==> design/flow/design.v <==
module encode_fsm(input logic [247:0] data, input logic clk_out, reset, start, output logic [61:0] coded_kmer, output logic coded_ready);
    always_ff @(posedge clk_out) begin
        if(reset==0) begin
            coded_ready<=0;
        end
        else if(start) begin  
            coded_kmer[ 0 ]<=data[ 1 ]^data[ 2 ];
            coded_kmer[ 2 ]<=data[ 9 ]^data[ 10 ];
            coded_kmer[ 4 ]<=data[ 17 ]^data[ 18 ];
            coded_kmer[ 6 ]<=data[ 25 ]^data[ 26 ];
            coded_kmer[ 8 ]<=data[ 33 ]^data[ 34 ];
            coded_kmer[ 10 ]<=data[ 41 ]^data[ 42 ];
            coded_kmer[ 12 ]<=data[ 49 ]^data[ 50 ];
            coded_kmer[ 14 ]<=data[ 57 ]^data[ 58 ];
            coded_kmer[ 16 ]<=data[ 65 ]^data[ 66 ];
            coded_kmer[ 18 ]<=data[ 73 ]^data[ 74 ];
            coded_kmer[ 20 ]<=data[ 81 ]^data[ 82 ];
            coded_kmer[ 22 ]<=data[ 89 ]^data[ 90 ];
            coded_kmer[ 24 ]<=data[ 97 ]^data[ 98 ];
            coded_kmer[ 26 ]<=data[ 105 ]^data[ 106 ];
            coded_kmer[ 28 ]<=data[ 113 ]^data[ 114 ];
            coded_kmer[ 30 ]<=data[ 121 ]^data[ 122 ];
            coded_kmer[ 32 ]<=data[ 129 ]^data[ 130 ];
            coded_kmer[ 34 ]<=data[ 137 ]^data[ 138 ];
            coded_kmer[ 36 ]<=data[ 145 ]^data[ 146 ];
            coded_kmer[ 38 ]<=data[ 153 ]^data[ 154 ];
            coded_kmer[ 40 ]<=data[ 161 ]^data[ 162 ];
            coded_kmer[ 42 ]<=data[ 169 ]^data[ 170 ];
            coded_kmer[ 44 ]<=data[ 177 ]^data[ 178 ];
            coded_kmer[ 46 ]<=data[ 185 ]^data[ 186 ];
            coded_kmer[ 48 ]<=data[ 193 ]^data[ 194 ];
            coded_kmer[ 50 ]<=data[ 201 ]^data[ 202 ];
            coded_kmer[ 52 ]<=data[ 209 ]^data[ 210 ];
            coded_kmer[ 54 ]<=data[ 217 ]^data[ 218 ];
            coded_kmer[ 56 ]<=data[ 225 ]^data[ 226 ];
            coded_kmer[ 58 ]<=data[ 233 ]^data[ 234 ];
            coded_kmer[ 60 ]<=data[ 241 ]^data[ 242 ];
            coded_kmer[ 1 ]<=data[ 2 ];
            coded_kmer[ 3 ]<=data[ 10 ];
            coded_kmer[ 5 ]<=data[ 18 ];
            coded_kmer[ 7 ]<=data[ 26 ];
            coded_kmer[ 9 ]<=data[ 34 ];
            coded_kmer[ 11 ]<=data[ 42 ];
            coded_kmer[ 13 ]<=data[ 50 ];
            coded_kmer[ 15 ]<=data[ 58 ];
            coded_kmer[ 17 ]<=data[ 66 ];
            coded_kmer[ 19 ]<=data[ 74 ];
            coded_kmer[ 21 ]<=data[ 82 ];
            coded_kmer[ 23 ]<=data[ 90 ];
            coded_kmer[ 25 ]<=data[ 98 ];
            coded_kmer[ 27 ]<=data[ 106 ];
            coded_kmer[ 29 ]<=data[ 114 ];
            coded_kmer[ 31 ]<=data[ 122 ];
            coded_kmer[ 33 ]<=data[ 130 ];
            coded_kmer[ 35 ]<=data[ 138 ];
            coded_kmer[ 37 ]<=data[ 146 ];
            coded_kmer[ 39 ]<=data[ 154 ];
            coded_kmer[ 41 ]<=data[ 162 ];
            coded_kmer[ 43 ]<=data[ 170 ];
            coded_kmer[ 45 ]<=data[ 178 ];
            coded_kmer[ 47 ]<=data[ 186 ];
            coded_kmer[ 49 ]<=data[ 194 ];
            coded_kmer[ 51 ]<=data[ 202 ];
            coded_kmer[ 53 ]<=data[ 210 ];
            coded_kmer[ 55 ]<=data[ 218 ];
            coded_kmer[ 57 ]<=data[ 226 ];
            coded_kmer[ 59 ]<=data[ 234 ];
            coded_kmer[ 61 ]<=data[ 242 ];
            coded_ready<=1;
        end
        else if(coded_ready) begin  
            coded_ready<=0;      
        end
    end
endmodule
module canonic_fsm(input logic clk_out, reset, coded_ready, input logic [61:0]coded_kmer, 
					  output logic [61:0]k_canon, output logic canon_ready);  
	logic [61:0]k;    
	logic state;  
	always_ff @(posedge clk_out) begin
		if(reset==0) begin
			state<=0;
		end
		else if(coded_ready) begin
			state<=1;
		end
		else if(canon_ready) begin
			state<=0;	
		end	
	end
    always_comb begin
        begin
			k[ 1 : 0 ]=~coded_kmer[ 61 : 60 ];
			k[ 3 : 2 ]=~coded_kmer[ 59 : 58 ];
			k[ 5 : 4 ]=~coded_kmer[ 57 : 56 ];
			k[ 7 : 6 ]=~coded_kmer[ 55 : 54 ];
			k[ 9 : 8 ]=~coded_kmer[ 53 : 52 ];
			k[ 11 : 10 ]=~coded_kmer[ 51 : 50 ];
			k[ 13 : 12 ]=~coded_kmer[ 49 : 48 ];
			k[ 15 : 14 ]=~coded_kmer[ 47 : 46 ];
			k[ 17 : 16 ]=~coded_kmer[ 45 : 44 ];
			k[ 19 : 18 ]=~coded_kmer[ 43 : 42 ];
			k[ 21 : 20 ]=~coded_kmer[ 41 : 40 ];
			k[ 23 : 22 ]=~coded_kmer[ 39 : 38 ];
			k[ 25 : 24 ]=~coded_kmer[ 37 : 36 ];
			k[ 27 : 26 ]=~coded_kmer[ 35 : 34 ];
			k[ 29 : 28 ]=~coded_kmer[ 33 : 32 ];
			k[ 31 : 30 ]=~coded_kmer[ 31 : 30 ];
			k[ 33 : 32 ]=~coded_kmer[ 29 : 28 ];
			k[ 35 : 34 ]=~coded_kmer[ 27 : 26 ];
			k[ 37 : 36 ]=~coded_kmer[ 25 : 24 ];
			k[ 39 : 38 ]=~coded_kmer[ 23 : 22 ];
			k[ 41 : 40 ]=~coded_kmer[ 21 : 20 ];
			k[ 43 : 42 ]=~coded_kmer[ 19 : 18 ];
			k[ 45 : 44 ]=~coded_kmer[ 17 : 16 ];
			k[ 47 : 46 ]=~coded_kmer[ 15 : 14 ];
			k[ 49 : 48 ]=~coded_kmer[ 13 : 12 ];
			k[ 51 : 50 ]=~coded_kmer[ 11 : 10 ];
			k[ 53 : 52 ]=~coded_kmer[ 9 : 8 ];
			k[ 55 : 54 ]=~coded_kmer[ 7 : 6 ];
			k[ 57 : 56 ]=~coded_kmer[ 5 : 4 ];
			k[ 59 : 58 ]=~coded_kmer[ 3 : 2 ];
			k[ 61 : 60 ]=~coded_kmer[ 1 : 0 ];
			if(k<coded_kmer) begin
				k_canon=k;
			end
			else begin
				k_canon=coded_kmer;  
			end
		end
		canon_ready=state;
    end                                                     
endmodule
module k_canon_to_hash_result_velocidad_3pasos(input logic clk_out, reset, canon_ready, input logic [61:0]k_canon,  
							  output logic [63:0] hash_result, output logic hash_ready);
    logic [63:0] k0, k1, k2, k3, k4, k5, k6;
	logic [8:0] state, nextstate;  
	logic [31:0] x0, x1, x2, x3, x4, x5,x6, x7, x8, x9, 
	             x0_, x1_, x2_, x3_, x4_, x5_,x6_, x7_, x8_, x9_;
	logic [18:0] y0, y1, y2, w0, w1, w2, n0, 
				 y0_, y1_, y2_, w0_, w1_, w2_, n0_;
	always_ff @(posedge clk_out) begin
		if(reset==0) begin
			state<=0;
			hash_ready<=0;
		end
		else if(canon_ready) begin
			state<=1;
		end  
		else if(state==0) begin
			hash_ready<=0;  
		end	 
		else if(state==1) begin
			state<=2;
		end  
		else if(state==2) begin
			state<=3;
		end  
		else if(state==3) begin
			state<=4;
		end  
		else if(state==4) begin
			state<=5;
		end  
		else if(state==5) begin
			state<=6;
		end  
		else if(state==6) begin
			state<=7;
		end  
		else if(state==7) begin
			state<=8;		
		end  
		else if(state==8) begin
			state<=9;
		end  
		else if(state==9) begin
			state<=10;
		end  
		else if(state==10) begin
			state<=11;
		end  
		else if(state==11) begin
			state<=12;
		end  
		else if(state==12) begin
			state<=13;
		end  
		else if(state==13) begin
			state<=14;
		end  
		else if(state==14) begin
			state<=0;
			hash_ready<=1;
		end  
	end  
	always_ff @(posedge clk_out) begin
	case(state)
		1: k0 <= k_canon>>33;
		2: k1 <= k0^k_canon;
		3: begin
			x0<=k1[15:0]*'b1000110011001101;
			x1<=k1[31:16]*'b1000110011001101;
			x2<=k1[15:0]*'b1110110101010101;
			x3<=k1[15:0]*'b1010111111010111;
			x4<=k1[31:16]*'b1110110101010101;
			x5<=k1[47:32]*'b1000110011001101;
			x6<=k1[15:0]*'b1111111101010001;
			x7<=k1[31:16]*'b1010111111010111;
			x8<=k1[47:32]*'b1110110101010101;
			x9<=k1[63:48]*'b1000110011001101;
		end
		4: begin
			y0<= x3[31:16]  + x4[31:16]  + x5[31:16];
			y1<= x6[15:0] + x7[15:0] + x8[15:0];
			w0<= x1[31:16] + x2[31:16] + x3[15:0];
			w1<= x4[15:0] + x5[15:0];
			n0<= x0[31:16] + x2[15:0] + x1[15:0];
			k2[15:0]<= x0[15:0];
		end
		5: begin
			y2<= y0 + y1 + x9[15:0];
			w2<= w0 + w1 + n0[17:16];
			k2[31:16]<=n0;
		end
		6: begin
			k2[63:48]<= y2 + w2[18:16];
			k2[47:32]<= w2;		
		end
		7: k3 <= k2>>33;
		8: k4 <= k3^k2;
		9: begin
			x0_<=k4[15:0]*'b1110110001010011;
			x1_<=k4[31:16]*'b1110110001010011;
			x2_<=k4[15:0]*'b0001101010000101;
			x3_<=k4[15:0]*'b1011100111111110;
			x4_<=k4[31:16]*'b0001101010000101;
			x5_<=k4[47:32]*'b1110110001010011;
			x6_<=k4[15:0]*'b1100010011001110;
			x7_<=k4[31:16]*'b1011100111111110;
			x8_<=k4[47:32]*'b0001101010000101;
			x9_<=k4[63:48]*'b1110110001010011;
		end
		10: begin
            y0_<= x3_[31:16]  + x4_[31:16]  + x5_[31:16];
			y1_<= x6_[15:0] + x7_[15:0] + x8_[15:0];
			w0_<= x1_[31:16] + x2_[31:16] + x3_[15:0];
			w1_<= x4_[15:0] + x5_[15:0];
			n0_<= x0_[31:16] + x2_[15:0] + x1_[15:0];
			k5[15:0]<= x0_[15:0];
		end
		11: begin
			y2_<= y0_ + y1_ + x9_[15:0];
			w2_<= w0_ + w1_ + n0_[17:16];
			k5[31:16]<=n0_;
        end
		12: begin
			k5[63:48]<= y2_ + w2_[18:16];
			k5[47:32]<= w2_;
		end
		13: k6 <= k5>>33;
		14: hash_result <= k6^k5;
	endcase
	end
endmodule: k_canon_to_hash_result_velocidad_3pasos
module ldz_position(input logic reset, clk_out, hash_ready, input logic [63:0]hash_result, input logic start,  
output logic [5:0]ldz, output logic ldz_ready, output logic [31:0] sum_ldz);
	logic state;  
	logic [63:0]Ms;
    logic [31:0] bits32;
    logic [15:0] bits16;
    logic [8:0] bits8;
    logic [3:0] bits4;
    logic [1:0] bits2; 
    logic bits[31:0];
	always_ff @(posedge clk_out) begin
	    if(reset==0) begin
            ldz_ready<= 0;
            sum_ldz<=0;
            state<=0;
        end
        else begin
		if(hash_ready) begin
			state<=1;
		end
		else begin
			state<=0;	
		end	
        if(state) begin
            ldz_ready<=1;
            sum_ldz<=sum_ldz+ldz;
        end
        else begin
            ldz_ready<=0;
        end
        end
	end 
    always_comb begin
        begin
			Ms[13:0]=14'b10000000000000;
			Ms[63:14]=hash_result[63:14];
			ldz[5]=(Ms[63:32]==0);  
			if(ldz[5])
				bits32= Ms[31:0];
			else
				bits32[31:0]= Ms[63:32];  
			ldz[4]= (bits32[31:16]==0);  
			 if(ldz[4])
				bits16=bits32[15:0]; 
			 else             
				bits16=bits32[31:16];  
			 ldz[3]=(bits16[15:8]==0);  
			 if(ldz[3])
				bits8=bits16[7:0];
			 else
				bits8=bits16[15:8];
			 ldz[2]=(bits8[7:4]==0);
			 if(ldz[2])
				bits4=bits8[3:0];  
			 else
				bits4=bits8[7:4];
			 ldz[1]=(bits4[3:2]==0); 
			 if(ldz[1])
				bits2=bits4[1:0];            
			 else
				bits2=bits4[3:2];			 
			 ldz[0]=(bits2[1]==0); 
		end
    end
endmodule: ldz_position
module kmer_hash_top(
    input  logic        clk_out,
    input  logic        reset,         
    input  logic        in_valid,
    input  logic [7:0]  in_char,
    output logic        in_ready,
    output logic        out_valid,
    output logic [63:0] out_hash,
    output logic [5:0]  out_ldz,
    output logic [31:0] out_sum
);
    logic [247:0] data;
    logic [4:0]   count;
    logic         busy;
    logic         start;
    logic [61:0]  coded_kmer;  logic coded_ready;
    logic [61:0]  k_canon;     logic canon_ready;
    logic [63:0]  hash_result; logic hash_ready;
    logic [5:0]   ldz;         logic ldz_ready;
    logic [31:0]  sum_ldz;
    assign in_ready = ~busy;
    always_ff @(posedge clk_out) begin
        if(reset==0) begin
            data<=0;
            count<=0;
            busy<=0;
            start<=0;
        end
        else begin
            start<=0;
            if(in_valid && !busy) begin
                if(in_char==8'b0) begin
                    data<=0;
                    count<=0;
                end
                else begin
                    data[247:8]<=data[239:0];
                    data[7:0]<=in_char;
                    if(count>=30) begin
                        count<=31;
                        start<=1;
                        busy<=1;
                    end
                    else begin
                        count<=count+1;
                    end
                end
            end
            else if(hash_ready) begin
                busy<=0;
            end
        end
    end
    encode_fsm f1(.data(data), .clk_out(clk_out), .reset(reset), .start(start),
                  .coded_kmer(coded_kmer), .coded_ready(coded_ready));
    canonic_fsm f2(.clk_out(clk_out), .reset(reset), .coded_ready(coded_ready),
                   .coded_kmer(coded_kmer), .k_canon(k_canon), .canon_ready(canon_ready));
    k_canon_to_hash_result_velocidad_3pasos f3(.clk_out(clk_out), .reset(reset),
                   .canon_ready(canon_ready), .k_canon(k_canon),
                   .hash_result(hash_result), .hash_ready(hash_ready));
    ldz_position f4(.reset(reset), .clk_out(clk_out), .hash_ready(hash_ready),
                    .hash_result(hash_result), .start(start),
                    .ldz(ldz), .ldz_ready(ldz_ready), .sum_ldz(sum_ldz));
    assign out_valid = ldz_ready;
    assign out_hash  = hash_result;
    assign out_ldz   = ldz;
    assign out_sum   = sum_ldz;
endmodule
==> design/flow/run.sh <==
#!/bin/bash
# the make line also repeats each setting of config.mk as NAME=value (left out here)
make -C /OpenROAD-flow-scripts/flow DESIGN_CONFIG=/design/flow/config.mk WORK_HOME=/design/flow/orfs CLKGATE_MAP_FILE= finish
==> design/flow/config.mk <==
export PLATFORM = sky130hd
export DESIGN_NAME = kmer_hash_top
export DESIGN_NICKNAME = kmer_hash_top
export VERILOG_FILES = /design/flow/design.v
export SDC_FILE = /design/flow/constraint.sdc
export NUM_CORES = 4
export LEC_CHECK = 0
export CAP_MARGIN = 20
export CORE_MARGIN = 2
export CORE_UTILIZATION = 72
export CTS_CLUSTER_DIAMETER = 395
export CTS_CLUSTER_SIZE = 14
export PLACE_DENSITY = 0.78
export SETUP_SLACK_MARGIN = 1.72
export SLEW_MARGIN = 20
==> design/flow/constraint.sdc <==
create_clock -name core_clock -period 6.12 [get_ports {clk_out}]
set_input_delay 1.2240 -clock core_clock [delete_from_list [all_inputs] [get_ports {clk_out}]]
set_output_delay 1.2240 -clock core_clock [all_outputs]
set_load 0.01 [all_outputs]
==> results of run 1 <==
==> layout make-up <==
type	count	share of cell area (%)
clock inverters	8	0.162
clock buffers	154	1.99
multi-input cells	7078	57.1
well taps	2218	1.99
repair buffers	777	4.82
flip-flops and latches	1312	27.4
inverters	2427	6.56
diodes	18	0.0323
==> per-layer routing <==
| metal | GRT usage, % | vias up |
|---|---|---|
| met5 | 0 | - |
| met4 | 29.9 | 10 |
| met3 | 5.94 | 1136 |
| met2 | 64.4 | 3555 |
| met1 | 46.8 | 42000 |
| li1 | - | 37900 |
==> timing repair <==
item                       CTS  global route
pin swaps                  203           261
buffers inserted           184           104
setup endpoints to repair  333           356
resized                    319           330
==> results.txt, run 1 <==
Vias -> 84600
Final Power -> 16.2 mW
Period utilisation layout -> 104%
LEAKAGE -> 64.7 nW
P_seq -> 9.62 mW
I/O Buffers -> 114
DR DRC count -> 0
PwrDens -> 116 mW/mm^2
MI comb area -> 0.0796 sq mm
CP Capture Point -> f3.x3_[31]
Vias in the first global route -> 89300
Met1 wire length -> 124000 um
Async SR Flop Fraction -> 0%
RSZ-0062 raised after global routing -> true
Worst-path clk slew -> 80 ps
WL final -> 343000 um
Clk latency of the worst-skew pair -> 810 ps
Clock power frac -> 40.2%
Cell count after synthesis -> 10900
Required time of the critical path -> 6650 ps
Cell type with the largest total area -> edfxtp_1
Number of CTS-inserted buffers -> 103
Tmin final -> 6350 ps
Drt via density -> 6.04
Synth Seq Share -> 31.0%
Synth warn -> 5
Comb pwr share -> 0.3%
DRT iter0 DRCs -> 7045
CP max stage cell -> fa_1
Nets@finish -> 15100
Initial Util -> 72.6%
Main logic family after synthesis -> adder cells
Number of enable flip-flop cells -> 1191
Hold Fails Final Rpt -> 0
Xor/xnor cell area share of the yosys netlist -> 6.02%
Top area contributor share -> 29.0%
Fin cells -> 14000
Metal3 WL -> 22700 um
Hpwl dp -> 272000 um
Worst Setup End Kind -> register
Power share of the sequential group -> 59.5%
Synthesized area per cell -> 11.3 sq um
Fin area -> 0.139 sq mm
WP depth -> 23
Most frequent cell after synthesis -> inv_1
Core area -> 0.170 sq mm
Drt pass-1 iters -> 6
Post-Synth AOI/OAI Area -> 7.31%
Total GRT Usage -> 39.2%
Max Cap Violations -> 0
P_sw -> 3.36 mW
Comb power -> 0.0449 mW
Fin worst setup slack -> -235 ps
WHS Path Cells -> 0
Clk power -> 6.50 mW
Final TNS setup -> -965 ps
Reg-to-reg startpoint -> f3.k4[9]
Die Y-Extent -> 418 um
Reg2reg setup slack -> -230 ps
Critical-path cell list -> buf_6 > fa_1 > inv_2 > fa_1 > fa_1 > inv_2 > fa_1 > inv_1 > fa_1 > inv_2 > fa_1 > ha_4 > inv_4 > nor3_4 > a32oi_2 > a211oi_2 > buf_4 > a41o_1 > o211ai_1 > a21boi_2 > o21a_1 > o21ai_1 > xnor2_1
Minimum hold slack -> 396 ps
Ys cells -> 10900
Min-delay src -> f3.w2[8]
H-tree Lvls -> 3
Cell Area, Synth -> 0.123 sq mm
Ys flops -> 1312
Fill count -> 9585
Global-route wire length before repair -> 513000 um
Full die area -> 0.175 sq mm
Largest net degree at the start of global routing -> 171
Fin util -> 82.1%
Pint -> 12.8 mW
Adder share -> 42.3%
Cells after DPL -> 13500
Grt total ovfl -> 0
Worst path bufs/invs -> 7
Critical path type -> reg2reg
Storage cell area -> 0.0382 sq mm
Top delay family on crit path -> adder cells
Final setup vio count -> 9
I/O pin count -> 115
Clock Tree Root -> clkbuf_16
Num rows -> 151
Synthesis-to-finish area growth -> 13.1%
Syn nets -> 14300
Crit path from -> f3.k4[9]
Met2 wire length -> 163000 um
Hold WC Path Type -> reg2reg
CTS hold repair buffers -> 0
F_max -> 0.157 GHz
Primary FF master, synth -> edfxtp_1
Antenna viol nets, final -> 0
Clock sink total -> 1312
Placed cell areas -> 0.131 sq mm
Data arrival, critical path -> 6880 ps
Crit path launch type -> register
Mux area share -> 0.325%
Die X-Extent -> 418 um
Distinct lib cells -> 81
Post-synth top cells -> 2427 x inv_1, 2072 x ha_1, 1314 x fa_1, 1191 x edfxtp_1, 597 x xnor2_1
CP max stage delay -> 570 ps
Simple Share, Synth -> 5.48%
Clock Skews -> 87.0 ps
Critical path fanouts, max -> 5
Final weighted congestion in routability-driven placement -> 1.01
Post-DR wirelength/cell -> 24.5 um
Sw Share -> 20.8%
Relative slew slack -> 17.3%
IR drop worst, VDD -> 0.000289 V
Log Warnings -> 73
Layout Check Fails -> negative setup slack
Worst hold endpoint -> f3.k2[40]
CTS tree -> built
Max Root-Sink Buffers -> 3
Reg2reg path depth -> 23
Dominant cells by area after synthesis -> edfxtp_1 29%, fa_1 21%, ha_1 21%
CP dominant cell by count -> fa_1
Initial antenna violation count -> 19
Status -> complete, but fails checks
Reg-to-Reg End -> f3.x3_[31]
Place WS -> -222 ps
Worst-Margin Slew -> 1230 ps
Slew Viols, Final -> 0
Top pwr grp -> registers
Top layer in use -> met5
Synthesis area per yosys -> 0.123 sq mm
==> run 2, diff against run 1 <==
CAP_MARGIN = 40   (was 20)
CTS_CLUSTER_DIAMETER = 29   (was 395)
CTS_CLUSTER_SIZE = 15   (was 14)
GPL_TIMING_DRIVEN = 1   (was unset)
HOLD_SLACK_MARGIN = -0.05   (was unset)
MAX_ROUTING_LAYER = met5   (was unset)
PLACE_DENSITY = unset   (was 0.78)
PLACE_DENSITY_LB_ADDON = 0.21   (was unset)
SETUP_SLACK_MARGIN = 0.14   (was 1.72)
TNS_END_PERCENT = 100   (was unset)
clock period = 5.75 ns   (was 6.12 ns; I/O delays follow)
==> run 2 against run 1 <==
Compared with the run above:
- the layout still fails its checks (negative setup slack)
- sequential power up 7%
- global-route usage up 5.2 points
- die area unchanged
- via count up 11%
- area after synthesis unchanged
- sequential share of layout area down 1.9 points
- highest routed layer unchanged
==> results.txt, run 2 <==
Required time of the critical path -> 6430 ps (was 6650 ps)
Fin worst setup slack -> -752 ps (was -235 ps)
Mux area share -> 0.325% (unchanged)
I/O pin count -> 115 (unchanged)
Num rows -> 151 (unchanged)
Vias -> 94300 (was 84600)
Layout Check Fails -> negative setup slack (unchanged)
CP Capture Point -> f3.x5_[27] (was f3.x3_[31])
F_max -> 0.154 GHz (was 0.157 GHz)
Fin area -> 0.150 sq mm (was 0.139 sq mm)
Drt via density -> 6.41 (was 6.04)
Worst-path clk slew -> 50 ps (was 80 ps)
Global-route wire length before repair -> 574000 um (was 513000 um)
PwrDens -> 183 mW/mm^2 (was 116 mW/mm^2)
Comb pwr share -> 0.2% (was 0.3%)
H-tree Lvls -> 5 (was 3)
Cell Area, Synth -> 0.123 sq mm (unchanged)
Initial antenna violation count -> 25 (was 19)
CP max stage delay -> 570 ps (about the same)
Clock Tree Root -> clkbuf_16 (unchanged)
Clk latency of the worst-skew pair -> 980 ps (was 810 ps)
Sw Share -> 21.8% (was 20.8%)
Comb power -> 0.0530 mW
Post-DR wirelength/cell -> 28.2 um (was 24.5 um)
MI comb area -> 0.0802 sq mm (was 0.0796 sq mm)
Vias in the first global route -> 97400 (was 89300)
DRT iter0 DRCs -> 10300 (was 7045)
Reg-to-Reg End -> f3.x5_[27] (was f3.x3_[31])
P_sw -> 5.97 mW (was 3.36 mW)
Synth warn -> 5 (unchanged)
CP max stage cell -> fa_1 (unchanged)
Top delay family on crit path -> adder cells (unchanged)
CTS tree -> built (unchanged)
Syn nets -> 14300 (unchanged)
Tmin final -> 6500 ps (was 6350 ps)
Critical path fanouts, max -> 4 (was 5)
CP dominant cell by count -> fa_1 (unchanged)
Min-delay src -> f3.w2[4] (was f3.w2[8])
CTS hold repair buffers -> 0 (unchanged)
Max Root-Sink Buffers -> 4 (was 3)
Power share of the sequential group -> 37.5% (was 59.5%)
Period utilisation layout -> 113% (was 104%)
Storage cell area -> 0.0382 sq mm (unchanged)
WP depth -> 21 (was 23)
Drt pass-1 iters -> 11 (was 6)
Distinct lib cells -> 81 (unchanged)
Hold Fails Final Rpt -> 0 (unchanged)
RSZ-0062 raised after global routing -> true (unchanged)
Xor/xnor cell area share of the yosys netlist -> 6.02% (unchanged)
Status -> complete, but fails checks (unchanged)
Clock Skews -> 98.8 ps (was 87.0 ps)
Number of enable flip-flop cells -> 1191 (unchanged)
P_seq -> 10.3 mW (was 9.62 mW)
Full die area -> 0.175 sq mm (unchanged)
Cell count after synthesis -> 10900 (unchanged)
Worst Setup End Kind -> register (unchanged)
Placed cell areas -> 0.134 sq mm (was 0.131 sq mm)
IR drop worst, VDD -> 0.000400 V (was 0.000289 V)
Number of CTS-inserted buffers -> 291 (was 103)
Top pwr grp -> clock (was registers)
Worst path bufs/invs -> 6 (was 7)
Core area -> 0.170 sq mm (unchanged)
Fill count -> 7271 (was 9585)
Synthesized area per cell -> 11.3 sq um (unchanged)
Dominant cells by area after synthesis -> edfxtp_1 29%, fa_1 21%, ha_1 21% (unchanged)
Max Cap Violations -> 0 (unchanged)
Synth Seq Share -> 31.0% (unchanged)
Initial Util -> 72.6% (unchanged)
Ys flops -> 1312 (unchanged)
Nets@finish -> 15600 (was 15100)
Largest net degree at the start of global routing -> 172 (was 171)
Adder share -> 42.3% (unchanged)
Top area contributor share -> 29.0% (unchanged)
Synthesis area per yosys -> 0.123 sq mm (unchanged)
Die X-Extent -> 418 um (unchanged)
Minimum hold slack -> 377 ps (was 396 ps)
Critical path type -> reg2reg (unchanged)
Crit path from -> f3.k4[39] (was f3.k4[9])
Final setup vio count -> 80 (was 9)
Clk power -> 17.0 mW (was 6.50 mW)
Hpwl dp -> 283000 um (was 272000 um)
Cell type with the largest total area -> edfxtp_1 (unchanged)
Primary FF master, synth -> edfxtp_1 (unchanged)
Critical-path cell list -> buf_6 > buf_6 > fa_1 > fa_1 > inv_1 > fa_1 > fa_1 > inv_2 > fa_1 > ha_4 > ha_4 > inv_4 > o21bai_1 > a21o_1 > a21oi_2 > nor2_1 > o21ai_2 > buf_4 > nand3b_1 > a211oi_2 > nor2_1 (was buf_6 > fa_1 > inv_2 > fa_1 > fa_1 > inv_2 > fa_1 > inv_1 > fa_1 > inv_2 > fa_1 > ha_4 > inv_4 > nor3_4 > a32oi_2 > a211oi_2 > buf_4 > a41o_1 > o211ai_1 > a21boi_2 > o21a_1 > o21ai_1 > xnor2_1)
Most frequent cell after synthesis -> inv_1 (unchanged)
Grt total ovfl -> 0 (unchanged)
WL final -> 414000 um (was 343000 um)
Reg-to-reg startpoint -> f3.k4[39] (was f3.k4[9])
Reg2reg path depth -> 21 (was 23)
Clock sink total -> 1312 (unchanged)
LEAKAGE -> 69.9 nW (was 64.7 nW)
Slew Viols, Final -> 0 (unchanged)
Ys cells -> 10900 (unchanged)
I/O Buffers -> 114 (unchanged)
Data arrival, critical path -> 7180 ps (was 6880 ps)
WHS Path Cells -> 0 (unchanged)
Async SR Flop Fraction -> 0% (unchanged)
Total GRT Usage -> 44.4% (was 39.2%)
Die Y-Extent -> 418 um (unchanged)
Reg2reg setup slack -> -750 ps (was -230 ps)
Log Warnings -> 73 (unchanged)
Main logic family after synthesis -> adder cells (unchanged)
Final weighted congestion in routability-driven placement -> 1.02 (was 1.01)
Pint -> 21.4 mW (was 12.8 mW)
Simple Share, Synth -> 5.48% (unchanged)
Synthesis-to-finish area growth -> 21.3% (was 13.1%)
Crit path launch type -> register (unchanged)
Relative slew slack -> 16.1% (was 17.3%)
Antenna viol nets, final -> 0 (unchanged)
DR DRC count -> 0 (unchanged)
Clock power frac -> 62.3% (was 40.2%)
Post-synth top cells -> 2427 x inv_1, 2072 x ha_1, 1314 x fa_1, 1191 x edfxtp_1, 597 x xnor2_1 (unchanged)
Post-Synth AOI/OAI Area -> 7.31% (unchanged)
Worst-Margin Slew -> 1250 ps (was 1230 ps)
Hold WC Path Type -> reg2reg (unchanged)
Worst hold endpoint -> f3.k2[36] (was f3.k2[40])
-- run 2: layer usage --
| layer | vias to the layer above | GRT usage (%) | wire length (um) |
|---|---|---|---|
| li1 | 39200 | - | - |
| met1 | 45900 | 49.3 | 136000 |
| met2 | 6655 | 71.6 | 188000 |
| met3 | 2518 | 10.9 | 40900 |
| met4 | 18 | 38.5 | 48900 |
| met5 | - | 0 | 147 |
-- run 2: layout make-up --
type / count / share of cell area (%)
clock inverters: 181 / 1.41
diodes: 18 / 0.0301
repair buffers: 1136 / 6.36
well taps: 2218 / 1.85
inverters: 2427 / 6.11
multi-input cells: 7078 / 53.6
flip-flops and latches: 1312 / 25.5
clock buffers: 329 / 5.12
-- run 2: stage by stage --
step           worst slack, ps  utilization, %  setup TNS (ps)  total power, mW  std cells
2_1_floorplan             -474               -           -1860             10.5      10900
3_3_place_gp              -397            78.6           -5520             10.5      13900
3_5_place_dp              -413            78.7          -11350             10.5      13900
4_1_cts                   -440            86.0           -4520             27.2      14600
5_1_grt                   -775            88.1          -29070             27.7      14700
6_report                  -752            88.1          -15240             27.4      14700
-- run 2: timing repair --
action | in CTS | in global routing
setup buffers | 112 | 120
setup endpoints to repair | 134 | 159
cloned | 0 | 0
gates resized | 370 | 504
pin swaps | 233 | 337
==> run 3, diff against run 2 <==
CAP_MARGIN = 20   (was 40)
CTS_CLUSTER_DIAMETER = 27   (was 29)
CTS_CLUSTER_SIZE = unset   (was 15)
GPL_TIMING_DRIVEN = unset   (was 1)
HOLD_SLACK_MARGIN = unset   (was -0.05)
MAX_ROUTING_LAYER = unset   (was met5)
PLACE_DENSITY = 0.35   (was unset)
PLACE_DENSITY_LB_ADDON = unset   (was 0.21)
SETUP_SLACK_MARGIN = unset   (was 0.14)
TNS_END_PERCENT = unset   (was 100)
clock period = 6.12 ns   (was 5.75 ns; I/O delays follow)
==> run 3 against run 2 <==
Compared with the run above:
- utilization fell by 2.7 points
- still fails the layout checks on negative setup slack
- design area fell by 3.0%
- area after synthesis did not move
- critical path type is now reg2out
- clock skew rose by 20 ps
- clock-buffer cell count rose by 43
- cell count fell by 2.1%
- critical path depth fell by 10
- synthesized cell count did not move
==> results.txt, run 3 <==
Initial Util -> 72.6% (unchanged)
Fin worst setup slack -> -525 ps (was -752 ps)
Clock Skews -> 119 ps (was 98.8 ps)
CP max stage cell -> nor3_2 (was fa_1)
Max Root-Sink Buffers -> 4 (unchanged)
Simple Share, Synth -> 5.48% (unchanged)
Async SR Flop Fraction -> 0% (unchanged)
Relative slew slack -> 20.2% (was 16.1%)
Slew Viols, Final -> 0 (unchanged)
Clock power frac -> 65.6% (was 62.3%)
Synthesis area per yosys -> 0.123 sq mm (unchanged)
Die X-Extent -> 418 um (unchanged)
Global-route wire length before repair -> 575000 um (was 574000 um)
Nets@finish -> 15300 (was 15600)
Min-delay src -> f3.n0[5] (was f3.w2[4])
Tmin final -> 6640 ps
WP depth -> 11 (was 21)
IR drop worst, VDD -> 0.000348 V (was 0.000400 V)
Synth Seq Share -> 31.0% (unchanged)
Place WS -> -261 ps (was -413 ps)
Hold WC Path Type -> reg2reg (unchanged)
Required time of the critical path -> 4900 ps (was 6430 ps)
Data arrival, critical path -> 5420 ps (was 7180 ps)
CTS hold repair buffers -> 0 (unchanged)
Layout Check Fails -> negative setup slack (unchanged)
Initial antenna violation count -> 35 (was 25)
Sw Share -> 21.5% (was 21.8%)
LEAKAGE -> 68.3 nW (was 69.9 nW)
Drt via density -> 6.30 (was 6.41)
Period utilisation layout -> 109% (was 113%)
Clk power -> 18.5 mW (was 17.0 mW)
Top area contributor share -> 29.0% (unchanged)
Fin cells -> 14400 (was 14700)
DRT iter0 DRCs -> 10000 (was 10300)
Fin util -> 85.4% (was 88.1%)
Final setup vio count -> 45 (was 80)
Final weighted congestion in routability-driven placement -> 1.00 (was 1.02)
WL final -> 395000 um (was 414000 um)
Cell type with the largest total area -> edfxtp_1 (unchanged)
Worst hold endpoint -> f3.k2[21] (was f3.k2[36])
Reg2reg path depth -> 21 (unchanged)
Main logic family after synthesis -> adder cells (unchanged)
Dominant cells by area after synthesis -> edfxtp_1 29%, fa_1 21%, ha_1 21% (unchanged)
DR DRC count -> 0 (unchanged)
CP Capture Point -> out_ldz[1] (was f3.x5_[27])
Comb power -> 0.0481 mW
Clock sink total -> 1312 (unchanged)
Pint -> 22.1 mW (was 21.4 mW)
Xor/xnor cell area share of the yosys netlist -> 6.02% (unchanged)
Top pwr grp -> clock (unchanged)
Clk latency of the worst-skew pair -> 1000 ps (was 980 ps)
Log Warnings -> 75 (was 73)
Cell count after synthesis -> 10900 (unchanged)
P_seq -> 9.65 mW (was 10.3 mW)
Reg-to-reg startpoint -> f3.k4[9] (was f3.k4[39])
Ys flops -> 1312 (unchanged)
P_sw -> 6.05 mW (was 5.97 mW)
Reg-to-Reg End -> f3.x0_[31] (was f3.x5_[27])
Ys cells -> 10900 (unchanged)
Most frequent cell after synthesis -> inv_1 (unchanged)
I/O Buffers -> 114 (unchanged)
Largest net degree at the start of global routing -> 146 (was 172)
CTS tree -> built (unchanged)
Critical path fanouts, max -> 6 (was 4)
Synth warn -> 5 (unchanged)
Reg2reg setup slack -> -470 ps (was -750 ps)
Mux area share -> 0.325% (unchanged)
Critical-path cell list -> or3_1 > nor3_2 > nand3_2 > o2bb2ai_4 > and4b_2 > o2111a_1 > a221o_1 > nand3_1 > a211oi_2 > buf_4 > clkdlybuf4s50_1 (was buf_6 > buf_6 > fa_1 > fa_1 > inv_1 > fa_1 > fa_1 > inv_2 > fa_1 > ha_4 > ha_4 > inv_4 > o21bai_1 > a21o_1 > a21oi_2 > nor2_1 > o21ai_2 > buf_4 > nand3b_1 > a211oi_2 > nor2_1)
Full die area -> 0.175 sq mm (unchanged)
Post-Synth AOI/OAI Area -> 7.31% (unchanged)
Minimum hold slack -> 403 ps (was 377 ps)
Worst path bufs/invs -> 2 (was 6)
Crit path from -> f3.hash_result[31] (was f3.k4[39])
Number of CTS-inserted buffers -> 338 (was 291)
Vias -> 90600 (was 94300)
Num rows -> 151 (unchanged)
Primary FF master, synth -> edfxtp_1 (unchanged)
Max Cap Violations -> 0 (unchanged)
Clock Tree Root -> clkbuf_16 (unchanged)
Core area -> 0.170 sq mm (unchanged)
Comb pwr share -> 0.2% (about the same)
Synthesis-to-finish area growth -> 17.6% (was 21.3%)
Final TNS setup -> -8460 ps (was -15240 ps)
Antenna viol nets, final -> 0 (unchanged)
Status -> complete, but fails checks (unchanged)
Top delay family on crit path -> simple AND/OR/NAND/NOR gates (was adder cells)
WHS Path Cells -> 0 (unchanged)
Number of enable flip-flop cells -> 1191 (unchanged)
Total GRT Usage -> 44.6% (was 44.4%)
Hold Fails Final Rpt -> 0 (unchanged)
Power share of the sequential group -> 34.3% (was 37.5%)
Worst Setup End Kind -> output port (was register)
F_max -> 0.150 GHz
Hpwl dp -> 279000 um (was 283000 um)
Distinct lib cells -> 81 (unchanged)
Adder share -> 42.3% (unchanged)
Syn nets -> 14300 (unchanged)
RSZ-0062 raised after global routing -> true (unchanged)
Worst-Margin Slew -> 1190 ps (was 1250 ps)
Vias in the first global route -> 95900 (was 97400)
PwrDens -> 194 mW/mm^2 (was 183 mW/mm^2)
Post-synth top cells -> 2427 x inv_1, 2072 x ha_1, 1314 x fa_1, 1191 x edfxtp_1, 597 x xnor2_1 (unchanged)
Cells after DPL -> 13600 (was 13900)
Drt pass-1 iters -> 13 (was 11)
H-tree Lvls -> 5 (unchanged)
I/O pin count -> 115 (unchanged)
Die Y-Extent -> 418 um (unchanged)
Grt total ovfl -> 0 (unchanged)
Post-DR wirelength/cell -> 27.5 um (was 28.2 um)
CP max stage delay -> 720 ps (was 570 ps)
Critical path type -> reg2out (was reg2reg)
Cell Area, Synth -> 0.123 sq mm (unchanged)
Synthesized area per cell -> 11.3 sq um (unchanged)
Worst-path clk slew -> 50 ps (about the same)
Crit path launch type -> register (unchanged)
## run 3: per-layer routing
metal | GRT usage, % | part of all wire [%]
met3 | 10.2 | 9.2
met2 | 71.6 | 46
met4 | 37.2 | 11
met1 | 50.8 | 34
met5 | 0 | 0.042
## run 3: cell type report
class	count	area, sq um
Timing Repair Buffer	720	5910
Inverter	2427	9140
Tap cell	2218	2780
Antenna cell	26	65.1
Clock buffer	372	8750
Clock inverter	231	2850
Sequential cell	1312	38200
Multi-Input combinational cell	7079	77400
Fill cell	8230	24700
## run 3: through the flow
step                power, mW  instance area [sq um]
CTS                      28.0                 143000
finish                   28.2                 145000
global route             28.5                 145000
global placement         9.86                 131000
floorplan                9.84                 123000
detailed placement       9.86                 131000
## run 3: timing repair
item                                    CTS  global route
gates resized                            76           284
pin swaps                                38           152
buffers inserted                         36            88
cloned                                    1             1
endpoints found under the setup margin   47            92
==> run 4, diff against run 3 <==
CTS_CLUSTER_DIAMETER = unset   (was 27)
CTS_CLUSTER_SIZE = 14   (was unset)
HOLD_SLACK_MARGIN = -0.08   (was unset)
PLACE_DENSITY = unset   (was 0.35)
PLACE_DENSITY_LB_ADDON = 0.2   (was unset)
clock period = 5.31 ns   (was 6.12 ns; I/O delays follow)
==> run 4 against run 3 <==
Compared with the run above:
- the layout still fails its checks (negative setup slack)
- cell count is 3.6% higher
- global-route usage up 1.6 points
- via count grew 6.2%
- power is 24% lower
- sequential cell count stayed put
- sequential share of layout area down 0.57 points
- critical path depth is 15 higher
- clock skew shrank 81 ps
==> results.txt, run 4 <==
RSZ-0062 raised after global routing -> true (unchanged)
Post-Synth AOI/OAI Area -> 7.31% (unchanged)
CP dominant cell by count -> buf_6
MI comb area -> 0.0808 sq mm (was 0.0774 sq mm)
Cell Area, Synth -> 0.123 sq mm (unchanged)
Nets@finish -> 15900 (was 15300)
Final setup vio count -> 218 (was 45)
WHS Path Cells -> 0 (unchanged)
Global-route wire length before repair -> 595000 um (was 575000 um)
Fill count -> 7560 (was 8230)
Primary FF master, synth -> edfxtp_1 (unchanged)
Post-synth top cells -> 2427 x inv_1, 2072 x ha_1, 1314 x fa_1, 1191 x edfxtp_1, 597 x xnor2_1 (unchanged)
Storage cell area -> 0.0382 sq mm (unchanged)
Distinct lib cells -> 81 (unchanged)
H-tree Lvls -> 4 (was 5)
Initial antenna violation count -> 73 (was 35)
Relative slew slack -> 6.72% (was 20.2%)
Mux area share -> 0.325% (unchanged)
Dominant cells by area after synthesis -> edfxtp_1 29%, fa_1 21%, ha_1 21% (unchanged)
DR DRC count -> 0 (unchanged)
Required time of the critical path -> 6070 ps (was 4900 ps)
Reg-to-reg startpoint -> f3.hash_result[24] (was f3.k4[9])
Log Warnings -> 72 (was 75)
Die Y-Extent -> 418 um (unchanged)
Synthesis area per yosys -> 0.123 sq mm (unchanged)
Cell count after synthesis -> 10900 (unchanged)
P_seq -> 11.1 mW (was 9.65 mW)
Full die area -> 0.175 sq mm (unchanged)
CTS tree -> built (unchanged)
Min-delay src -> f3.w2_[2] (was f3.n0[5])
Number of CTS-inserted buffers -> 143 (was 338)
CP max stage cell -> or3_1 (was nor3_2)
Drt via density -> 6.46 (was 6.30)
Post-DR wirelength/cell -> 29.0 um (was 27.5 um)
Most frequent cell after synthesis -> inv_1 (unchanged)
Crit path from -> f3.hash_result[24] (was f3.hash_result[31])
Total GRT Usage -> 46.2% (was 44.6%)
Worst-Margin Slew -> 1390 ps (was 1190 ps)
Max Root-Sink Buffers -> 3 (was 4)
LEAKAGE -> 69.7 nW (was 68.3 nW)
Core area -> 0.170 sq mm (unchanged)
Grt total ovfl -> 0 (unchanged)
CP Capture Point -> f4.sum_ldz[20] (was out_ldz[1])
Power share of the sequential group -> 51.5% (was 34.3%)
Reg2reg setup slack -> -1310 ps (was -470 ps)
Fin worst setup slack -> -1310 ps (was -525 ps)
Adder share -> 42.3% (unchanged)
Clk power -> 10.4 mW (was 18.5 mW)
Largest net degree at the start of global routing -> 122 (was 146)
Hpwl dp -> 294000 um (was 279000 um)
WP depth -> 26 (was 11)
Worst Setup End Kind -> register (was output port)
Top pwr grp -> registers (was clock)
Xor/xnor cell area share of the yosys netlist -> 6.02% (unchanged)
Sw Share -> 22.8% (was 21.5%)
Tmin final -> 6620 ps
I/O Buffers -> 114 (unchanged)
Critical path type -> reg2reg (was reg2out)
P_sw -> 4.92 mW (was 6.05 mW)
Status -> complete, but fails checks (unchanged)
Layout Check Fails -> negative setup slack (unchanged)
Pint -> 16.6 mW (was 22.1 mW)
IR drop worst, VDD -> 0.000329 V (was 0.000348 V)
Critical path fanouts, max -> 7 (was 6)
Reg-to-Reg End -> f4.sum_ldz[20] (was f3.x0_[31])
Simple Share, Synth -> 5.48% (unchanged)
Async SR Flop Fraction -> 0% (unchanged)
DRT iter0 DRCs -> 11200 (was 10000)
Final weighted congestion in routability-driven placement -> 1.02 (was 1.00)
Comb power -> 0.0575 mW
Worst-path clk slew -> 80 ps (was 50 ps)
Vias -> 96200 (was 90600)
Data arrival, critical path -> 7370 ps (was 5420 ps)
Number of enable flip-flop cells -> 1191 (unchanged)
Vias in the first global route -> 99400 (was 95900)
PwrDens -> 145 mW/mm^2 (was 194 mW/mm^2)
Fin cells -> 14900 (was 14400)
Main logic family after synthesis -> adder cells (unchanged)
Synth Seq Share -> 31.0% (unchanged)
Max Cap Violations -> 0 (unchanged)
Fin util -> 87.3% (was 85.4%)
Worst path bufs/invs -> 6 (was 2)
Worst hold endpoint -> f3.k5[34] (was f3.k2[21])
Clock sink total -> 1312 (unchanged)
Initial Util -> 72.6% (unchanged)
Slew Viols, Final -> 0 (unchanged)
Num rows -> 151 (unchanged)
Hold Fails Final Rpt -> 0 (unchanged)
Synthesis-to-finish area growth -> 20.3% (was 17.6%)
Cells after DPL -> 14300 (was 13600)
Period utilisation layout -> 125% (was 109%)
Clock power frac -> 48.2% (was 65.6%)
F_max -> 0.151 GHz
Reg2reg path depth -> 26 (was 21)
Die X-Extent -> 418 um (unchanged)
Clock Tree Root -> clkbuf_16 (unchanged)
Top area contributor share -> 29.0% (unchanged)
Hold WC Path Type -> reg2reg (unchanged)
Ys cells -> 10900 (unchanged)
Antenna viol nets, final -> 0 (unchanged)
Ys flops -> 1312 (unchanged)
I/O pin count -> 115 (unchanged)
Synth warn -> 5 (unchanged)
Cell type with the largest total area -> edfxtp_1 (unchanged)
Crit path launch type -> register (unchanged)
Place WS -> -933 ps (was -261 ps)
Comb pwr share -> 0.3% (was 0.2%)
Clk latency of the worst-skew pair -> 880 ps (was 1000 ps)
WL final -> 432000 um (was 395000 um)
Drt pass-1 iters -> 10 (was 13)
Syn nets -> 14300 (unchanged)
Clock Skews -> 37.4 ps (was 119 ps)
Top delay family on crit path -> AND-OR/OR-AND gates (was simple AND/OR/NAND/NOR gates)
CP max stage delay -> 740 ps (was 720 ps)
Synthesized area per cell -> 11.3 sq um (unchanged)
run 4: through the flow:
| stage | hold slack [ps] | total power, mW | area (sq um) | TNS (ps) |
|---|---|---|---|---|
| 5_1_grt | 418 | 21.8 | 148000 | -131170 |
| 3_3_place_gp | 400 | 11.4 | 137000 | -47980 |
| 3_5_place_dp | 405 | 11.4 | 137000 | -66040 |
| 2_1_floorplan | 400 | 11.3 | 125000 | -17460 |
| 4_1_cts | 416 | 21.3 | 146000 | -48200 |
| 6_report | 399 | 21.5 | 148000 | -101980 |
run 4: layout make-up:
type / instances / share of cell area, %
Sequential cell: 1312 / 25.8
Antenna cell: 41 / 0.0692
Timing Repair Buffer: 1562 / 8.56
Clock buffer: 179 / 2.58
Multi-Input combinational cell: 7078 / 54.4
Clock inverter: 83 / 0.568
Tap cell: 2218 / 1.87
Inverter: 2427 / 6.16
run 4: timing repair:
action / in CTS / in global routing
hold buffers: 0 / 0
gates resized: 475 / 396
gates cloned: 0 / 0
buffers inserted: 179 / 118
pin swaps: 276 / 253
setup endpoints to repair: 189 / 224
hold endpoints to repair: 0 / 0
run 4: per-layer routing:
layer / vias to the layer above / global-route usage (%) / part of all wire (%)
li1: 39700 / - / -
met2: 7135 / 73.7 / 45
met5: - / 0.0278 / 0.18
met3: 2889 / 11.8 / 11
met1: 46500 / 51.4 / 32
met4: 68 / 41.1 / 12
==> run 5, diff against run 4 <==
CELL_PAD_IN_SITES_GLOBAL_PLACEMENT = 0   (was unset)
CORE_ASPECT_RATIO = 1.21   (was unset)
CORE_UTILIZATION = 34   (was 72)
CTS_CLUSTER_DIAMETER = 299   (was unset)
CTS_CLUSTER_SIZE = unset   (was 14)
GPL_TIMING_DRIVEN = 1   (was unset)
HOLD_SLACK_MARGIN = unset   (was -0.08)
MIN_ROUTING_LAYER = met1   (was unset)
PLACE_DENSITY_LB_ADDON = 0.05   (was 0.2)
SETUP_SLACK_MARGIN = 0.28   (was unset)
SLEW_MARGIN = 25   (was 20)
clock period = 7.38 ns   (was 5.31 ns; I/O delays follow)
==> run 5 against run 4 <==
Compared with the run above:
- now clean on timing, DRC and antenna
- design area decreased by 7.4%
- clock skew increased by 54 ps
- sequential share of layout area increased by 2.0 points
==> results.txt, run 5 <==
Initial antenna violation count -> 15 (was 73)
Ys cells -> 10900 (unchanged)
F_max -> 0.148 GHz (was 0.151 GHz)
Drt pass-1 iters -> 7 (was 10)
Reg-to-reg startpoint -> f3.k4[10] (was f3.hash_result[24])
Nets@finish -> 14700 (was 15900)
Reg2reg path depth -> 21 (was 26)
Fin cells -> 16200 (was 14900)
Top layer in use -> met4 (was met5)
Synthesis-to-finish area growth -> 11.4% (was 20.3%)
Number of enable flip-flop cells -> 1191 (unchanged)
Critical path fanouts, max -> 9 (was 7)
Top area contributor share -> 29.0% (unchanged)
Main logic family after synthesis -> adder cells (unchanged)
Clock power frac -> 51.7% (was 48.2%)
Metal3 WL -> 7950 um (was 48400 um)
H-tree Lvls -> 4 (unchanged)
Async SR Flop Fraction -> 0% (unchanged)
WP depth -> 21 (was 26)
Largest net degree at the start of global routing -> 128 (was 122)
Hold WC Path Type -> reg2reg (unchanged)
Core area -> 0.362 sq mm (was 0.170 sq mm)
Clk latency of the worst-skew pair -> 900 ps (was 880 ps)
Reg-to-Reg End -> f3.x3_[29] (was f4.sum_ldz[20])
Top delay family on crit path -> adder cells (was AND-OR/OR-AND gates)
Die X-Extent -> 552 um (was 418 um)
P_seq -> 7.98 mW (was 11.1 mW)
Reg2reg setup slack -> 610 ps (was -1310 ps)
WL final -> 380000 um (was 432000 um)
Crit path from -> f3.k4[10] (was f3.hash_result[24])
DR DRC count -> 0 (unchanged)
CP dominant cell by count -> fa_1 (was buf_6)
Placed cell areas -> 0.132 sq mm (was 0.137 sq mm)
Top pwr grp -> clock (was registers)
Dominant cells by area after synthesis -> edfxtp_1 29%, fa_1 21%, ha_1 21% (unchanged)
DRT iter0 DRCs -> 3540 (was 11200)
Final Power -> 16.6 mW (was 21.5 mW)
Fill count -> 35300 (was 7560)
Storage cell area -> 0.0382 sq mm (about the same)
Power share of the sequential group -> 48.1% (was 51.5%)
Synthesis area per yosys -> 0.123 sq mm (unchanged)
Hold Fails Final Rpt -> 0 (unchanged)
Worst path bufs/invs -> 5 (was 6)
Comb pwr share -> 0.2% (was 0.3%)
PwrDens -> 121 mW/mm^2 (was 145 mW/mm^2)
CTS hold repair buffers -> 0 (unchanged)
Grt total ovfl -> 0 (unchanged)
Cell count after synthesis -> 10900 (unchanged)
Min-delay src -> f3.x0_[4] (was f3.w2_[2])
I/O pin count -> 115 (unchanged)
IR drop worst, VDD -> 0.000153 V (was 0.000329 V)
LEAKAGE -> 63.1 nW (was 69.7 nW)
Initial Util -> 34.1% (was 72.6%)
Pint -> 13.0 mW (was 16.6 mW)
Comb power -> 0.0406 mW
Global-route wire length before repair -> 562000 um (was 595000 um)
Syn nets -> 14300 (unchanged)
Clock Tree Root -> clkbuf_16 (unchanged)
Cells after DPL -> 15900 (was 14300)
Post-DR wirelength/cell -> 23.4 um (was 29.0 um)
I/O Buffers -> 114 (unchanged)
Sw Share -> 21.7% (was 22.8%)
Cell Area, Synth -> 0.123 sq mm (unchanged)
Max Cap Violations -> 0 (unchanged)
Synth warn -> 5 (unchanged)
Final weighted congestion in routability-driven placement -> 0.905 (was 1.02)
CP Capture Point -> f3.x3_[29] (was f4.sum_ldz[20])
Clock sink total -> 1312 (unchanged)
Total GRT Usage -> 21.0% (was 46.2%)
Synthesized area per cell -> 11.3 sq um (unchanged)
Worst hold endpoint -> f3.k5[4] (was f3.k5[34])
Vias -> 76700 (was 96200)
CP max stage delay -> 760 ps (was 740 ps)
Number of CTS-inserted buffers -> 166 (was 143)
Final setup vio count -> 0 (was 218)
RSZ-0062 raised after global routing -> true (unchanged)
Tmin final -> 6770 ps (was 6620 ps)
Mux area share -> 0.325% (unchanged)
Max Root-Sink Buffers -> 4 (was 3)
Xor/xnor cell area share of the yosys netlist -> 6.02% (unchanged)
Worst-Margin Slew -> 1130 ps (was 1390 ps)
Antenna viol nets, final -> 0 (unchanged)
Adder share -> 42.3% (unchanged)
MI comb area -> 0.0760 sq mm (was 0.0808 sq mm)
Required time of the critical path -> 7910 ps (was 6070 ps)
Full die area -> 0.368 sq mm (was 0.175 sq mm)
Log Warnings -> 73 (was 72)
Die Y-Extent -> 667 um (was 418 um)
Distinct lib cells -> 81 (unchanged)
Worst-path clk slew -> 60 ps (was 80 ps)
Met1 wire length -> 149000 um (was 137000 um)
CP max stage cell -> fa_1 (was or3_1)
Crit path launch type -> register (unchanged)
Fin area -> 0.137 sq mm (was 0.148 sq mm)
Final TNS setup -> 0 ps (was -101980 ps)
Simple Share, Synth -> 5.48% (unchanged)
Critical path type -> reg2reg (unchanged)
Slew Viols, Final -> 0 (unchanged)
Clock Skews -> 91.5 ps (was 37.4 ps)
Period utilisation layout -> 91.7% (was 125%)
WHS Path Cells -> 0 (unchanged)
Post-synth top cells -> 2427 x inv_1, 2072 x ha_1, 1314 x fa_1, 1191 x edfxtp_1, 597 x xnor2_1 (unchanged)
Num rows -> 243 (was 151)
CTS tree -> built (unchanged)
Synth Seq Share -> 31.0% (unchanged)
Post-Synth AOI/OAI Area -> 7.31% (unchanged)
Met2 wire length -> 205000 um (was 192000 um)
Data arrival, critical path -> 7300 ps (was 7370 ps)
Clk power -> 8.58 mW (was 10.4 mW)
Fin util -> 38.0% (was 87.3%)
Relative slew slack -> 24.0% (was 6.72%)
Vias in the first global route -> 84000 (was 99400)
P_sw -> 3.60 mW (was 4.92 mW)
Ys flops -> 1312 (unchanged)
Cell type with the largest total area -> edfxtp_1 (unchanged)
Status -> finished clean (was complete, but fails checks)
Hpwl dp -> 328000 um (was 294000 um)
Worst Setup End Kind -> register (unchanged)
Drt via density -> 4.73 (was 6.46)
Critical-path cell list -> fa_1 > inv_1 > fa_1 > fa_1 > inv_1 > fa_1 > inv_1 > fa_1 > inv_1 > fa_1 > ha_1 > inv_1 > nor3_1 > a32oi_1 > a211oi_2 > a41o_1 > o211ai_1 > a21boi_0 > o21ai_0 > o21ai_0 > xor2_1
Primary FF master, synth -> edfxtp_1 (unchanged)
Most frequent cell after synthesis -> inv_1 (unchanged)
run 5: per-layer routing:
layer / GRT usage, % / vias up
met2: 40.0 / 914
met5: 0 / -
met3: 1.73 / 375
met4: 8.57 / 0
met1: 23.7 / 38300
li1: - / 37100
run 5: what timing repair did:
action | in CTS | in global routing
setup buffers | 0 | 7
setup endpoints to repair | 0 | 7
gates resized | 0 | 5
run 5: layout make-up:
class	instances	area share [%]
Timing Repair Buffer	268	1.70
Sequential cell	1312	27.8
Tap cell	4777	4.35
Clock buffer	200	3.21
Inverter	2427	6.63
Clock inverter	104	0.909
Multi-Input combinational cell	7078	55.3
Antenna cell	63	0.115
run 5: stage by stage:
stage	hold WS (ps)	worst slack [ps]
after floorplan	400	905
final	365	609
after CTS	366	411
after detailed placement	405	459
after global placement	401	439
after global routing	361	197
==> run 6, diff against run 5 <==
CELL_PAD_IN_SITES_DETAIL_PLACEMENT = 0   (was unset)
CELL_PAD_IN_SITES_GLOBAL_PLACEMENT = 2   (was 0)
CORE_ASPECT_RATIO = 1.23   (was 1.21)
CORE_MARGIN = 4   (was 2)
CORE_UTILIZATION = 44   (was 34)
CTS_CLUSTER_DIAMETER = unset   (was 299)
CTS_CLUSTER_SIZE = 48   (was unset)
GPL_ROUTABILITY_DRIVEN = 0   (was unset)
GPL_TIMING_DRIVEN = unset   (was 1)
HOLD_SLACK_MARGIN = 0.21   (was unset)
MIN_ROUTING_LAYER = met2   (was met1)
PLACE_DENSITY_LB_ADDON = 0.23   (was 0.05)
SETUP_SLACK_MARGIN = 0.17   (was 0.28)
SLEW_MARGIN = 15   (was 25)
TNS_END_PERCENT = 50   (was unset)
clock period = 7.5 ns   (was 7.38 ns; I/O delays follow)
==> run 6 against run 5 <==
Compared with the run above:
- now fails the layout checks on max-capacitance violations, max-slew violations
- worst hold slack improved by 39 ps
- maximum frequency decreased by 3.0%
- global-route usage increased by 16 points
- critical path depth unchanged
- sequential cell count unchanged
- largest cell class unchanged
- largest power group unchanged
==> results.txt, run 6 <==
WL final -> 363000 um (was 380000 um)
Initial Util -> 44.2% (was 34.1%)
Drt via density -> 7.27 (was 4.73)
Top area contributor share -> 29.0% (unchanged)
CTS hold repair buffers -> 0 (unchanged)
Reg-to-reg startpoint -> f3.k4[6] (was f3.k4[10])
CTS tree -> built (unchanged)
Clk latency of the worst-skew pair -> 870 ps (was 900 ps)
CP max stage delay -> 690 ps (was 760 ps)
Final setup vio count -> 0 (unchanged)
Clock Skews -> 97.1 ps (was 91.5 ps)
Fin util -> 48.5% (was 38.0%)
Worst hold endpoint -> f3.k2[20] (was f3.k5[4])
Synthesis-to-finish area growth -> 9.73% (was 11.4%)
Antenna viol nets, final -> 0 (unchanged)
Primary FF master, synth -> edfxtp_1 (unchanged)
Comb power -> 0.0386 mW
Grt met2 use -> 47.0% (was 40.0%)
CP dominant cell by count -> fa_1 (unchanged)
Relative slew slack -> -5.16% (was 24.0%)
Worst-path clk slew -> 60 ps (about the same)
GR Util met1 -> 0% (was 23.7%)
CP max stage cell -> edfxtp_1 (was fa_1)
Mux area share -> 0.325% (unchanged)
Period utilisation layout -> 93.1% (was 91.7%)
RSZ-0062 raised after global routing -> false (was true)
Reg2reg setup slack -> 520 ps (was 610 ps)
Critical path type -> reg2reg (unchanged)
Worst-Margin Slew -> 1570 ps (was 1130 ps)
Clock sink total -> 1312 (unchanged)
Max Cap Violations -> 1 (was 0)
Async SR Flop Fraction -> 0% (unchanged)
Syn nets -> 14300 (unchanged)
Hold Fails Final Rpt -> 0 (unchanged)
Drt pass-1 iters -> 12 (was 7)
Minimum hold slack -> 404 ps (was 365 ps)
Comb pwr share -> 0.2% (about the same)
Adder share -> 42.3% (unchanged)
Distinct lib cells -> 81 (unchanged)
Status -> complete, but fails checks (was finished clean)
DRT iter0 DRCs -> 19300 (was 3540)
Power share of the sequential group -> 49.4% (was 48.1%)
Crit path launch type -> register (unchanged)
Ys cells -> 10900 (unchanged)
F_max -> 0.143 GHz (was 0.148 GHz)
WP depth -> 21 (unchanged)
Main logic family after synthesis -> adder cells (unchanged)
Reg2reg path depth -> 21 (unchanged)
Top pwr grp -> clock (unchanged)
Nets@finish -> 14600 (was 14700)
Fin area -> 0.135 sq mm (was 0.137 sq mm)
Clk power -> 8.02 mW (was 8.58 mW)
CP Capture Point -> f3.x3_[31] (was f3.x3_[29])
Core area -> 0.279 sq mm (was 0.362 sq mm)
Hold WC Path Type -> reg2reg (unchanged)
Max Root-Sink Buffers -> 4 (unchanged)
Num rows -> 215 (was 243)
Initial antenna violation count -> 21 (was 15)
Synth Seq Share -> 31.0% (unchanged)
PwrDens -> 118 mW/mm^2 (was 121 mW/mm^2)
Grt total ovfl -> 0 (unchanged)
Most frequent cell after synthesis -> inv_1 (unchanged)
Synthesized area per cell -> 11.3 sq um (unchanged)
Post-Synth AOI/OAI Area -> 7.31% (unchanged)
P_sw -> 3.42 mW (was 3.60 mW)
Gr busiest metal -> met2 (unchanged)
Die X-Extent -> 485 um (was 552 um)
Number of enable flip-flop cells -> 1191 (unchanged)
Cell count after synthesis -> 10900 (unchanged)
Full die area -> 0.289 sq mm (was 0.368 sq mm)
Die Y-Extent -> 595 um (was 667 um)
I/O Buffers -> 114 (unchanged)
Ys flops -> 1312 (unchanged)
Global-route wire length before repair -> 535000 um (was 562000 um)
Synthesis area per yosys -> 0.123 sq mm (unchanged)
Pint -> 12.5 mW (was 13.0 mW)
Cell Area, Synth -> 0.123 sq mm (unchanged)
Post-DR wirelength/cell -> 24.0 um (was 23.4 um)
I/O pin count -> 115 (unchanged)
Total GRT Usage -> 37.3% (was 21.0%)
Synth warn -> 5 (unchanged)
Final TNS setup -> 0 ps (unchanged)
Clock power frac -> 50.4% (was 51.7%)
Dominant cells by area after synthesis -> edfxtp_1 29%, fa_1 21%, ha_1 21% (unchanged)
Layout Check Fails -> max-capacitance violations, max-slew violations
Worst Setup End Kind -> register (unchanged)
Min-delay src -> f3.n0[4] (was f3.x0_[4])
Top delay family on crit path -> adder cells (unchanged)
Critical-path cell list -> inv_1 > fa_1 > inv_1 > fa_1 > inv_1 > fa_1 > fa_1 > fa_1 > fa_1 > inv_1 > ha_1 > a21oi_1 > o21ai_0 > a32oi_1 > a211oi_1 > a41o_1 > o211ai_1 > a21boi_0 > o21a_1 > o21ai_0 > xnor2_1 (was fa_1 > inv_1 > fa_1 > fa_1 > inv_1 > fa_1 > inv_1 > fa_1 > inv_1 > fa_1 > ha_1 > inv_1 > nor3_1 > a32oi_1 > a211oi_2 > a41o_1 > o211ai_1 > a21boi_0 > o21ai_0 > o21ai_0 > xor2_1)
Required time of the critical path -> 8020 ps (was 7910 ps)
Tmin final -> 6980 ps (was 6770 ps)
P_seq -> 7.85 mW (was 7.98 mW)
Xor/xnor cell area share of the yosys netlist -> 6.02% (unchanged)
Clock Tree Root -> clkbuf_16 (unchanged)
Simple Share, Synth -> 5.48% (unchanged)
Hpwl dp -> 293000 um (was 328000 um)
Crit path from -> f3.k4[6] (was f3.k4[10])
Log Warnings -> 76 (was 73)
IR drop worst, VDD -> 0.000167 V (was 0.000153 V)
Number of CTS-inserted buffers -> 158 (was 166)
WHS Path Cells -> 0 (unchanged)
Vias -> 110000 (was 76700)
Cell type with the largest total area -> edfxtp_1 (unchanged)
Sw Share -> 21.5% (was 21.7%)
Reg-to-Reg End -> f3.x3_[31] (was f3.x3_[29])
DR DRC count -> 0 (unchanged)
Worst path bufs/invs -> 4 (was 5)
Grt met3 use -> 43.8% (was 1.73%)
Critical path fanouts, max -> 9 (unchanged)
LEAKAGE -> 62.7 nW (was 63.1 nW)
Post-synth top cells -> 2427 x inv_1, 2072 x ha_1, 1314 x fa_1, 1191 x edfxtp_1, 597 x xnor2_1 (unchanged)
Largest net degree at the start of global routing -> 148 (was 128)
Placed cell areas -> 0.130 sq mm (was 0.132 sq mm)
Slew Viols, Final -> 9 (was 0)
H-tree Lvls -> 4 (unchanged)
Data arrival, critical path -> 7500 ps (was 7300 ps)
Vias in the first global route -> 125000 (was 84000)
## run 6: final cells by class
type                            count  area (sq um)
Clock buffer                      184          4180
Fill cell                       25300        144000
Timing Repair Buffer              223          1980
Antenna cell                      110           275
Sequential cell                  1312         38200
Tap cell                         3689          4620
Multi-Input combinational cell   7078         76000
Inverter                         2427          9110
Clock inverter                     92          1040
## run 6: stage by stage
stage / total power, mW / setup WS, ps / cells
after floorplan: 8.03 / 1030 / 10900
after global placement: 8.05 / 688 / 14700
after detailed placement: 8.05 / 676 / 14700
after CTS: 16.0 / 331 / 15000
after global routing: 16.3 / 202 / 15000
final: 15.9 / 517 / 15100
## run 6: timing repair
action,4_1_cts,5_1_grt
buffers inserted,0,4
gates resized,0,2
setup endpoints to repair,0,3
## run 6: routing by layer
metal	vias up	share of wire, %	wire [um]
met5	-	1.0	3640
met4	110	12	44200
met3	3270	35	129000
met2	30200	51	187000
met1	39600	0	0
li1	36800	-	-
Power figures rest on the tool's default switching activity, not on a simulated workload.
